Setup of JK:
// Module_Wrapper
module Module_Wrapper (
    input logic ACLK,
    input logic ARESETN,
    input  logic [31:0] AWADDR,
    input  logic AWVALID,
    output logic AWREADY,
    input  logic [31:0] WDATA,
    input  logic WVALID,
    output logic WREADY,
    output logic [1:0] BRESP,
    output logic BVALID,
    input  logic BREADY,
    output logic [1:0] SS,
    output logic MOSI,
    output logic SCLK,
    input  logic MISO
);
    logic sclk_int, sclk_tick;
    logic fready_full, fready_empty;
    logic wr_en, rd_en;
    logic [31:0] tx_data_bus, ss_data_bus;
    logic [31:0] fifo_tx_out, fifo_ss_out;
    logic [33:0] data_to_master;
    logic go, dready, sresp;
    logic tx_full, tx_empty, ss_full, ss_empty;
    FDIVIDER fdiv_inst (
        .ACLK(ACLK),
        .RESTN(ARESETN),
        .SCLK(sclk_int),
        .TICK(sclk_tick)
    );
    AXI_SLAVE axi_inst (
        .ACLK(ACLK),
        .ARESETN(ARESETN),
        .AWADDR(AWADDR), .AWVALID(AWVALID), .AWREADY(AWREADY),
        .WDATA(WDATA), .WVALID(WVALID), .WREADY(WREADY),
        .BRESP(BRESP), .BVALID(BVALID), .BREADY(BREADY),
        .FREADY_full(fready_full),
        .wr_en(wr_en),
        .Tx_data_out(tx_data_bus),
        .SS_data_out(ss_data_bus)
    );
    Async_Tx_FIFO tx_fifo_inst (
        .ACLK(ACLK),
        .SCLK(sclk_tick),
        .rst_n(ARESETN),
  ...
Settings: LEC_CHECK=0, ABC_AREA=0, CAP_MARGIN=20, CELL_PAD_IN_SITES_DETAIL_PLACEMENT=1, CORE_MARGIN=10, CORE_UTILIZATION=34, CTS_CLUSTER_DIAMETER=104, CTS_CLUSTER_SIZE=25, GPL_ROUTABILITY_DRIVEN=0, GPL_TIMING_DRIVEN=0, MAX_ROUTING_LAYER=met5, PLACE_DENSITY_LB_ADDON=0.02, SETUP_SLACK_MARGIN=-0.25, SLEW_MARGIN=20, TNS_END_PERCENT=80; clock period 2.97 ns.
run.sh (not shown) runs the stock make flow with config.mk's settings and CLKGATE_MAP_FILE=.
STATUS run=JK STAGES=ALL_DONE FINAL_CHECKS=FAILED CAUSE=negative setup slack
What MS does differently from JK at the input level:
Settings: CORE_MARGIN changed from 10 to 2; GPL_TIMING_DRIVEN removed (was 0); GPL_ROUTABILITY_DRIVEN removed (was 0); PLACE_DENSITY_LB_ADDON removed (was 0.02); CTS_CLUSTER_SIZE removed (was 25); ABC_AREA removed (was 0); CELL_PAD_IN_SITES_DETAIL_PLACEMENT removed (was 1); SETUP_SLACK_MARGIN changed from -0.25 to 0.71; CTS_CLUSTER_DIAMETER removed (was 104); CORE_UTILIZATION changed from 34 to 70; MAX_ROUTING_LAYER removed (was met5); TNS_END_PERCENT removed (was 80); the clock period (ns, I/O delays scaled along) changed from 2.97 to 2.73.
--- outcome ---
Non-clock buffer count (MS vs. JK) decreases by more than 10%. Worst setup slack after placement for MS: 2070 ps up relative to JK. MS finished every stage and its layout cleared the timing, design-rule and antenna checks. [MS] worst path setup slack after routing rose 500 ps relative to JK. Total die size ends up higher on JK. From JK to MS, yosys stat cell total did not move at all. Delta(utilization, MS - JK) > 0. Of the two values seen for capture point of the critical path, AWREADY was produced by MS and tx_fifo_inst.data_out[18]$_SDFFE_PN0P_ by JK. Taking JK as the reference point, the wire length of the first global-routing pass of MS falls by 9.3%. Compared with JK, MS shows a fraction of standard cell area in multi-input logic that is 0.29 points lower. On power density over the cells, the higher figure sits with MS, not JK. In MS the met1 demand-to-capacity share in global routing turned out 21 points higher than in JK.
### MS -> AL
Settings: SETUP_SLACK_MARGIN now 0.55, was 0.71; the clock period (ns, I/O delays scaled along) now 2.18, was 2.73.
--- outcome ---
The layout from AL, despite a flow that completed every stage, fails the layout checks, with the failing checks listed as negative setup slack. Note that the buffers inserted during post-CTS setup optimization recorded for AL amounts to 1.4 times the value seen in MS. Post-placement cell count for AL is higher than for MS. AL reports its critical path launch point as ss_fifo_inst.wr_ptr_gry[0]$_SDFFE_PN0P_ while MS reports ss_fifo_inst.wr_ptr_gry[3]$_SDFFE_PN0P_. In the tables for MS and AL, total power reads lower with MS. Compared to MS, the routing of AL uses more wire. The internal reg-to-reg setup slack of AL was inferior to that of MS.
#### Input delta (TR over AL)
Settings: clearing SETUP_SLACK_MARGIN, which used to be 0.55; swapping 70 for 40 in CORE_UTILIZATION; swapping 2.18 for 4.34 in the clock period (ns, I/O delays scaled along).
Notes after the runs:
TR ended up with a lower core utilization than AL did.
Taking AL as the reference, in TR final worst setup slack went up by 1240 ps; critical path depth went down by 2; register fraction of the total cell area went up by 3.5 points; total power went down by about 50%.
Going from AL to TR, final cell count went up 14%, non-clock buffer count went down 128.
TR went all the way through the flow, and no timing, DRC or antenna check failed.
TR vs. AL: ratio of total power to cell area decreased 47%, number of endpoints failing setup at the final stage decreased 37.
Sort TR and AL by largest fanout on the critical path, descending, and TR comes first.
Looking only at routed wire length, and setting everything else aside, the lower value of TR and AL goes to TR.

* * *

Setup of before:
Starting RTL as in the previous note.
export LEC_CHECK = 0
export ABC_AREA = 1
export CAP_MARGIN = 20
export CORE_MARGIN = 2
export CORE_UTILIZATION = 72
export CTS_CLUSTER_DIAMETER = 79
export PLACE_DENSITY_LB_ADDON = 0.3
export SETUP_SLACK_MARGIN = -0.1
export SLEW_MARGIN = 20
create_clock -name core_clock -period 2.14 [get_ports {ACLK}]
In before the implementation completed, yet the final layout does not meet the checks, the culprit being negative setup slack.
diff inputs: before => after
# before
export LEC_CHECK = 0
export ABC_AREA = 1
export CAP_MARGIN = 20
export CORE_MARGIN = 2
export CORE_UTILIZATION = 72
export CTS_CLUSTER_DIAMETER = 79
export PLACE_DENSITY_LB_ADDON = 0.3
export SETUP_SLACK_MARGIN = -0.1
export SLEW_MARGIN = 20
create_clock -name core_clock -period 2.14 [get_ports {ACLK}]
# after
export LEC_CHECK = 0
export ABC_AREA = 1
export CAP_MARGIN = 20
export CORE_MARGIN = 2
export CORE_UTILIZATION = 72
export CTS_CLUSTER_DIAMETER = 101
export SLEW_MARGIN = 20
create_clock -name core_clock -period 4.74 [get_ports {ACLK}]
after has completed all stages; timing, DRC and antenna checks passed.
Against before, after reports a number of fillers in the final layout that is higher.
Between before and after, the difference in area occupied by registers is negligible.
Diff before -> after: half-perimeter wire length after detailed placement fell by about 15%; final period utilization fell by 33 points; proportion of power drawn by combinational gates stayed essentially flat.
Compared with before, after shows worst reg2reg path depth lower by 1.

* * *

Setup of epsilon:
Starting RTL as in the previous note.
Design Module_Wrapper, start of the top module:
module Module_Wrapper (
    input logic ACLK,
    input logic ARESETN,
    input  logic [31:0] AWADDR,
    input  logic AWVALID,
    output logic AWREADY,
    input  logic [31:0] WDATA,
    input  logic WVALID,
    output logic WREADY,
    output logic [1:0] BRESP,
    output logic BVALID,
    input  logic BREADY,
    output logic [1:0] SS,
    output logic MOSI,
    output logic SCLK,
    input  logic MISO
);
    logic sclk_int, sclk_tick;
    logic fready_full, fready_empty;
    logic wr_en, rd_en;
    logic [31:0] tx_data_bus, ss_data_bus;
    logic [31:0] fifo_tx_out, fifo_ss_out;
    logic [33:0] data_to_master;
    logic go, dready, sresp;
    logic tx_full, tx_empty, ss_full, ss_empty;
    FDIVIDER fdiv_inst (
        .ACLK(ACLK),
        .RESTN(ARESETN),
        .SCLK(sclk_int),
        .TICK(sclk_tick)
    );
    AXI_SLAVE axi_inst (
        .ACLK(ACLK),
        .ARESETN(ARESETN),
        .AWADDR(AWADDR), .AWVALID(AWVALID), .AWREADY(AWREADY),
        .WDATA(WDATA), .WVALID(WVALID), .WREADY(WREADY),
        .BRESP(BRESP), .BVALID(BVALID), .BREADY(BREADY),
        .FREADY_full(fready_full),
        .wr_en(wr_en),
        .Tx_data_out(tx_data_bus),
        .SS_data_out(ss_data_bus)
    );
    Async_Tx_FIFO tx_fifo_inst (
        .ACLK(ACLK),
        .SCLK(sclk_tick),
        .rst_n(ARESETN),
        .data_in(tx_data_bus),
        .wr_en(wr_en),
        .rd_en(rd_en),
        .data_out(fifo_tx_out),
        .full(tx_full),
        .empty(tx_empty)
    );
    Async_SS_FIFO ss_fifo_inst (
        .ACLK(ACLK),
        .SCLK(sclk_tick),
        .rst_n(ARESETN),
        .data_in(ss_data_bus),
        .wr_en(wr_en),
  ...
export LEC_CHECK = 0
export ABC_AREA = 1
export CAP_MARGIN = 20
export CORE_MARGIN = 2
export CORE_UTILIZATION = 64
export SLEW_MARGIN = 20
export TNS_END_PERCENT = 15
create_clock -name core_clock -period 4.24 [get_ports {ACLK}]
Both conditions hold for epsilon: the flow ran to the end and the final layout passed the timing, design-rule and antenna checks.
[inputs] beta vs epsilon
--- a/flow/config.mk
+++ b/flow/config.mk
@@ -8 +7,0 @@
-export ABC_AREA = 1
@@ -11 +10 @@
-export CORE_UTILIZATION = 64
+export CORE_UTILIZATION = 8
@@ -13 +11,0 @@
-export TNS_END_PERCENT = 15
==> flow/constraint.sdc <==
create_clock -name core_clock -period 10.8 [get_ports {ACLK}]
set_input_delay 2.1600 -clock core_clock [delete_from_list [all_inputs] [get_ports {ACLK}]]
set_output_delay 2.1600 -clock core_clock [all_outputs]
set_load 0.01 [all_outputs]
==> comparison <==
When beta is measured against epsilon, its global-route met1 utilization turns out 34 points lower. Prevailing logic family in the synthesized netlist: multiplexers -> beta, simple AND/OR/NAND/NOR gates -> epsilon. Total number of placement rows in beta is 153 higher than in epsilon. Note that the overall power consumption recorded for epsilon amounts to 2.5 times the value seen in beta. Cell count along the critical path was higher in epsilon than in beta. Changes observed in beta relative to epsilon: number of cells in the design after placement higher; mean area per synthesized cell higher. Delta (beta minus epsilon): number of clock buffers inserted by TritonCTS saw a decrease; synthesized netlist net count saw a decrease; total core area saw an increase; power in the clock group saw a decrease.

* * *

Module_Wrapper again, from the RTL that the note above started with.
Design Module_Wrapper, start of the top module:
module Module_Wrapper (
    input logic ACLK,
    input logic ARESETN,
    input  logic [31:0] AWADDR,
    input  logic AWVALID,
    output logic AWREADY,
    input  logic [31:0] WDATA,
    input  logic WVALID,
    output logic WREADY,
    output logic [1:0] BRESP,
    output logic BVALID,
    input  logic BREADY,
    output logic [1:0] SS,
    output logic MOSI,
    output logic SCLK,
    input  logic MISO
);
clock: 2.14 ns
lec_check: 0
abc_area: 0
cap_margin: 40
core_margin: 2
core_utilization: 70
cts_cluster_size: 17
place_density: 0.39
setup_slack_margin: 0.55
slew_margin: 20
The first run completed and failed the layout checks on setup timing.
Next try:
- ABC_AREA: 0 -> 1
- CAP_MARGIN: 40 -> 20
- CORE_UTILIZATION: 70 -> 72
- CTS_CLUSTER_SIZE: 17 -> 92
- PLACE_DENSITY: 0.39 -> default
- PLACE_DENSITY_LB_ADDON: default -> 0.2
- SETUP_SLACK_MARGIN: 0.55 -> -0.11
The changed run ran to the end with violations: setup timing.
Final area falls by 3.6%.
Die area falls by 0.32%.
Routed wire length is lower by 12%.
Next try:
- CAP_MARGIN: 20 -> 40
- CELL_PAD_IN_SITES_DETAIL_PLACEMENT: default -> 0
- CTS_CLUSTER_DIAMETER: default -> 188
- CTS_CLUSTER_SIZE: 92 -> 15
- GPL_ROUTABILITY_DRIVEN: default -> 0
- MAX_ROUTING_LAYER: default -> met5
- PLACE_DENSITY_LB_ADDON: 0.2 -> 0.06
- SETUP_SLACK_MARGIN: -0.11 -> -0.09
- TNS_END_PERCENT: default -> 80
The changed run completed and failed the layout checks on setup timing.
Power went down by roughly a tenth.
Design area came out lower by a few percent.
Routed wire length shrinks by a few percent.

* * *

Setup of job 6692:
Module_Wrapper again, from the RTL that the note above started with.
==> flow/config.mk <==
export PLATFORM = sky130hd
export DESIGN_NAME = Module_Wrapper
export DESIGN_NICKNAME = Module_Wrapper
export VERILOG_FILES = /design/flow/design.v
export SDC_FILE = /design/flow/constraint.sdc
export NUM_CORES = 4
export LEC_CHECK = 0
export CAP_MARGIN = 20
export CORE_MARGIN = 2
export CORE_UTILIZATION = 72
export CTS_CLUSTER_SIZE = 43
export PLACE_DENSITY_LB_ADDON = 0.0
export SETUP_SLACK_MARGIN = 1.04
export SLEW_MARGIN = 20
export TNS_END_PERCENT = 70
==> flow/constraint.sdc <==
create_clock -name core_clock -period 3.56 [get_ports {ACLK}]
set_input_delay 0.7120 -clock core_clock [delete_from_list [all_inputs] [get_ports {ACLK}]]
set_output_delay 0.7120 -clock core_clock [all_outputs]
set_load 0.01 [all_outputs]
Setup changes, job 6692 to job 5204
- changing CORE_UTILIZATION from 72 to 67
- removing TNS_END_PERCENT (formerly 70)
- removing PLACE_DENSITY_LB_ADDON (formerly 0.0)
- removing CTS_CLUSTER_SIZE (formerly 43)
- removing SETUP_SLACK_MARGIN (formerly 1.04)
- changing the clock period (ns, I/O delays scaled along) from 3.56 to 3.29
[summary]
Job 5204 ended up with a higher worst-margin pin slew than job 6692 did.
Comparing count of cell instances traversed by the critical path for job 6692 and job 5204, the bigger number came from job 6692.
As far as final hold violation count goes, job 6692 and job 5204 are indistinguishable; the numbers are identical.
Job 5204 ends up with lower register-to-register slack than job 6692 does.
Setup WNS job 6692 -> job 5204: worse
Relative to job 6692, area of the die has increased by 7.3% in job 5204.
The final cell count of job 5204 exceeds that of job 6692 by 62.
Inputs modified between job 5204 and job 8540:
- CORE_UTILIZATION now 72, was 67
- SETUP_SLACK_MARGIN now -0.1, previously not set
- the clock period (ns, I/O delays scaled along) now 2.14, was 3.29
Notes after the runs:
[compare] base=job 5204 new=job 8540: non-clock inverter instance count of the final layout stayed essentially flat; post-route clock skew stayed essentially flat.
Job 8540 — setup slack 0.45 ns lower, job 5204 as reference
Compared with job 5204, in job 8540 final worst-path cycle share rose 17 points; proportion of cell area occupied by multi-input gates dropped 0.16 points; worst hold slack across all endpoints decreased 0.060 ns.
The sole clean run among job 5204 and job 8540 is job 5204.
The inputs of job 152 differ from those of job 8540 as listed below.
- changing CAP_MARGIN from 20 to 0
- setting CTS_CLUSTER_SIZE to 15 for the first time
- setting MAX_ROUTING_LAYER to met5 for the first time
- setting CTS_CLUSTER_DIAMETER to 384 for the first time
- changing SETUP_SLACK_MARGIN from -0.1 to 0.62
- setting PLACE_DENSITY_LB_ADDON to 0.06 for the first time
- setting CELL_PAD_IN_SITES_DETAIL_PLACEMENT to 0 for the first time
- setting GPL_ROUTABILITY_DRIVEN to 0 for the first time
- setting ABC_AREA to 1 for the first time
- setting TNS_END_PERCENT to 80 for the first time
- Ran to the end and failed final checks on setup timing: job 152.
- Min combinational power across job 8540 and job 152: job 8540
- Against job 8540 as the reference, job 152 delivers a higher area growth from synthesis to final layout.
- Die extent in x in job 152 vs job 8540: up about 1.2%
- Job 152 gives more synthesized cell count than job 8540 did.
- In job 152, leakage component of the power is higher than in job 8540.
- Of the two values seen for timing endpoint of the critical path, AWREADY was produced by job 8540 and axi_inst.Tx_data_out[1]$_SDFFE_PN0P_ by job 152.

* * *

## build 9
Module_Wrapper again, from the RTL that the note above started with.
clock: 3.56 ns
lec_check: 0
cap_margin: 0
core_margin: 2
core_utilization: 72
cts_cluster_size: 43
place_density_lb_addon: 0.0
setup_slack_margin: 1.04
slew_margin: 20
tns_end_percent: 70
Build 9 was carried through to the last stage, and its layout satisfied the timing, design-rule and antenna checks.
Modified inputs, build 79 compared to build 9
Settings: SETUP_SLACK_MARGIN now 0.46, was 1.04; CAP_MARGIN now 20, was 0; PLACE_DENSITY_LB_ADDON no longer set, was 0.0; TNS_END_PERCENT no longer set, was 70.
### Flow results
- Build 79 reports its standard cell with the maximum stage delay on the critical path as clkdlybuf4s50_1 while build 9 reports dfxtp_2.
- Compared with build 9, in build 79 post-route minimum period increased by 0.33 ns relative to the old numbers, number of vias after detailed routing went down by about 2.3%.
- Going from build 9 to build 79, wire length of the first global-routing pass shrinks by 1.3 mm.
- Going from build 9 to build 79, the hold slack was found to have gone up by 0.0045 ns.
- Looking at met3 demand-to-capacity share in global routing, build 79 sits 0.46 points below build 9.
- Summary of build 79 over build 9: global-route usage down 0.35 points; worst setup slack lost 0.33 ns; total of plain and repair buffers excluding clock buffers shrank by 7.
Input changes introduced in build 70 (baseline for comparison: build 79):
Settings: CTS_CLUSTER_DIAMETER: unset -> 367; ABC_AREA: unset -> 1; CTS_CLUSTER_SIZE: 43 -> unset; SETUP_SLACK_MARGIN: 0.46 -> unset; the clock period (ns, I/O delays scaled along): 3.56 -> 2.15.
Results
- Build 70 vs build 79, type of the tightest min-delay check: in2reg vs reg2reg
- From build 79 to build 70 the numbers moved as follows: post-detailed-routing wire length now larger, area growth from synthesis to layout rose 1.4 points, number of ordinary and repair buffers in the finished layout increased 36%.
- Of build 70 and build 79, build 79 shows the lower design area, with build 70 above it.
- The core of build 70 is more densely filled than that of build 79.
- The flow for build 70 finished, though final verification flagged setup timing.
- Maximum vdd ir drop grows by more than half when moving from build 79 to build 70.
- Between build 70 and build 79, it is build 70 whose summed negative setup slack over all endpoints is lower, by 0.46 ns.
Power is estimated from default activity; no workload was simulated.
